==> flow/design.v (excerpt) <==
module magnitude_wrapper(
	input aclk,
	input aresetn,
	input s_i_data_valid,
	output reg s_o_data_ready,
	input [31:0] s_i_data,
	output reg m_o_data_valid,
	input m_i_data_ready,
	output reg [31:0] m_o_data
    );
For scale: roughly 2200 cells after synthesis, about 100 flip-flops, roughly 20000 um^2 of cells after synthesis.
clock: 6.71 ns
lec_check: 0
abc_area: 1
cap_margin: 20
core_margin: 2
core_utilization: 72
cts_cluster_diameter: 354
cts_cluster_size: 72
place_density_lb_addon: 0.01
setup_slack_margin: 1.94
slew_margin: 20
run.sh (not shown) runs the stock make flow with config.mk's settings and CLKGATE_MAP_FILE=.
Rerun with:
ABC_AREA = unset   (was 1)
CTS_CLUSTER_DIAMETER = unset   (was 354)
CTS_CLUSTER_SIZE = 36   (was 72)
PLACE_DENSITY_LB_ADDON = unset   (was 0.01)
SETUP_SLACK_MARGIN = unset   (was 1.94)
clock period = 6.92 ns   (was 6.71 ns; I/O delays follow)
Now the flow completed, yet does not pass: setup timing.
Final area fell by a few percent.
Wire length fell by roughly a tenth.
First-iteration DRC count fell by a quarter to a third.
Final cell count fell by roughly a tenth.
Sequential share of layout area rose by 0.63 points.
Setup slack gets worse by 0.52 ns.
Core utilization rose by 0.98 points.
Die size fell by a few percent.
Global-route usage fell by 0.74 points.
Rerun with:
CORE_UTILIZATION = 59   (was 72)
CTS_CLUSTER_SIZE = unset   (was 36)
clock period = 5.28 ns   (was 6.92 ns; I/O delays follow)
After rerunning: The changed run completed, yet does not pass: setup timing. Design area climbs by a few percent. Via count drops by a few percent. Clock-buffer cell count does not change. Clock skew drops by 0.0099 ns. Routed wire length drops by a little under a tenth. Die area climbs by about a fifth. Setup slack got worse by 1.4 ns.
Rerun with:
ABC_AREA = 1   (was unset)
CORE_UTILIZATION = 72   (was 59)
CTS_CLUSTER_SIZE = 99   (was unset)
TNS_END_PERCENT = 15   (was unset)
clock period = 5.27 ns   (was 5.28 ns; I/O delays follow)
=> The new run reached the layout checks and failed them: setup timing. Final cell count came out higher by 12%. Global-route usage came out higher by 10 points. Synthesized area came out higher by 5.5%. First-iteration DRC count came out higher to 2.7 times its value.

The RTL this note starts from:
==> flow/design.v <==
`timescale 1ns / 1ps
module magnitude_wrapper(
	input aclk,
	input aresetn,
	input s_i_data_valid,
	output reg s_o_data_ready,
	input [31:0] s_i_data,
	output reg m_o_data_valid,
	input m_i_data_ready,
	output reg [31:0] m_o_data
    );
	reg [31:0] o_data_temp;
	reg [15:0] data_real;
	reg [15:0] data_imag;
	reg start_calc;
	reg ack_calc;
	wire [15:0] in_real = s_i_data[15:0];
	wire [15:0] in_imag = s_i_data[31:16];
	always @ (posedge aclk)
		begin
			if (aresetn == 0) begin
				s_o_data_ready <= 1'b0;
				start_calc <= 1'b0;
			end
			if (ack_calc == 1'b1) begin
				start_calc <= 0;
			end
			if ( (s_i_data_valid == 1'b1) && (ack_calc == 0)) begin
				if (in_real[15] == 1'b1)
					data_real <= ~in_real + 16'd1;
				else
					data_real <= in_real;
				if (in_imag[15] == 1'b1)
					data_imag <= ~in_imag + 16'd1;
				else
					data_imag <= in_imag;
				s_o_data_ready <= 1;
				start_calc <= 1'b1;
			end
		end
	always @ (posedge aclk)
		begin
			if (aresetn == 0) begin
				ack_calc <= 0;
			end
			if (start_calc == 1'b1) begin
				ack_calc <= 1;
				o_data_temp <= data_real*data_real + data_imag*data_imag;
			end
			else begin
				ack_calc <= 0;
			end
		end
	always @ (posedge aclk)
		begin
			if (aresetn == 0) begin
				m_o_data_valid <= 1'b0;
			end
			if (m_i_data_ready == 1'b1) begin
				if (ack_calc == 0) begin
					m_o_data_valid <= 1'b0;
				end
				else begin
					m_o_data_valid <= 1'b1;
					m_o_data <= o_data_temp;
				end
			end
		end
endmodule
export LEC_CHECK = 0
export CAP_MARGIN = 20
export CORE_ASPECT_RATIO = 1.32
export CORE_MARGIN = 9
export CORE_UTILIZATION = 17
export CTS_CLUSTER_DIAMETER = 45
export CTS_CLUSTER_SIZE = 35
export GPL_ROUTABILITY_DRIVEN = 0
export GPL_TIMING_DRIVEN = 1
export MAX_ROUTING_LAYER = met4
export MIN_ROUTING_LAYER = met2
export SLEW_MARGIN = 20
export TNS_END_PERCENT = 70
create_clock -name core_clock -period 11.2 [get_ports {aclk}]
==> next run, changes <==
Settings changed: CORE_ASPECT_RATIO 1.32 to unset, CORE_MARGIN 9 to 2, CORE_UTILIZATION 17 to 40, CTS_CLUSTER_DIAMETER 45 to unset, CTS_CLUSTER_SIZE 35 to unset, GPL_ROUTABILITY_DRIVEN 0 to unset, GPL_TIMING_DRIVEN 1 to unset, MAX_ROUTING_LAYER met4 to unset, MIN_ROUTING_LAYER met2 to unset, TNS_END_PERCENT 70 to unset.
Clock period 11.2 ns to 8.17 ns, I/O delays scaled along.
Global-route usage rose by 5.0 points.
Worst hold slack improved by 36 ps.
Via count fell by 26%.
Clock skew fell by 5.4 ps.
Final area fell by 4.6%.
Final cell count fell by 25%.
Worst setup slack got worse by 2500 ps.
==> next run, changes <==
Settings changed: ABC_AREA set to 1, CORE_UTILIZATION 40 to 72, CTS_CLUSTER_DIAMETER set to 229, CTS_CLUSTER_SIZE set to 31.
Clock period 8.17 ns to 6.46 ns, I/O delays scaled along.
Now the flow finished but failed the layout checks on negative setup slack.
Via count increases by a quarter to a third.
Fmax went up by about a fifth.
Sequential share of layout area drops by 2.1 points.
Setup slack got worse by 540 ps.
Utilization climbs by 44 points.
Register-to-register slack is worse by 540 ps.
Final area is higher by about a fifth.
Synthesized area goes up by a few percent.
Critical path depth is higher by 1.
==> next run, changes <==
Settings changed: ABC_AREA 1 to unset, CAP_MARGIN 20 to 30, CTS_CLUSTER_DIAMETER 229 to unset, SETUP_SLACK_MARGIN set to -0.36.
The new run completed and failed the layout checks on negative setup slack.
Non-clock buffer count rose by 73.
Routed wire length is lower by 1.8%.
Register-to-register slack is worse by 760 ps.
Sequential cell count stays the same.
Clock-buffer cell count stays the same.
Via count came out lower by 8.0%.
Cell count is lower by 13%.
Clock skew barely changes.
First-iteration DRC count climbs by 0.56%.
Core utilization rises by 1.5 points.
==> next run, changes <==
Settings changed: CTS_CLUSTER_SIZE 31 to 22.
Clock period 6.46 ns to 13.2 ns, I/O delays scaled along.
=>
- The new run completed with no timing, DRC or antenna violations
- worst hold slack barely changes
- global-route usage goes down by 5.0 points
- non-clock buffer count goes down by 273
- via count goes down by about a fifth
- wire length goes down by a quarter to a third
- cell count goes down by roughly a tenth
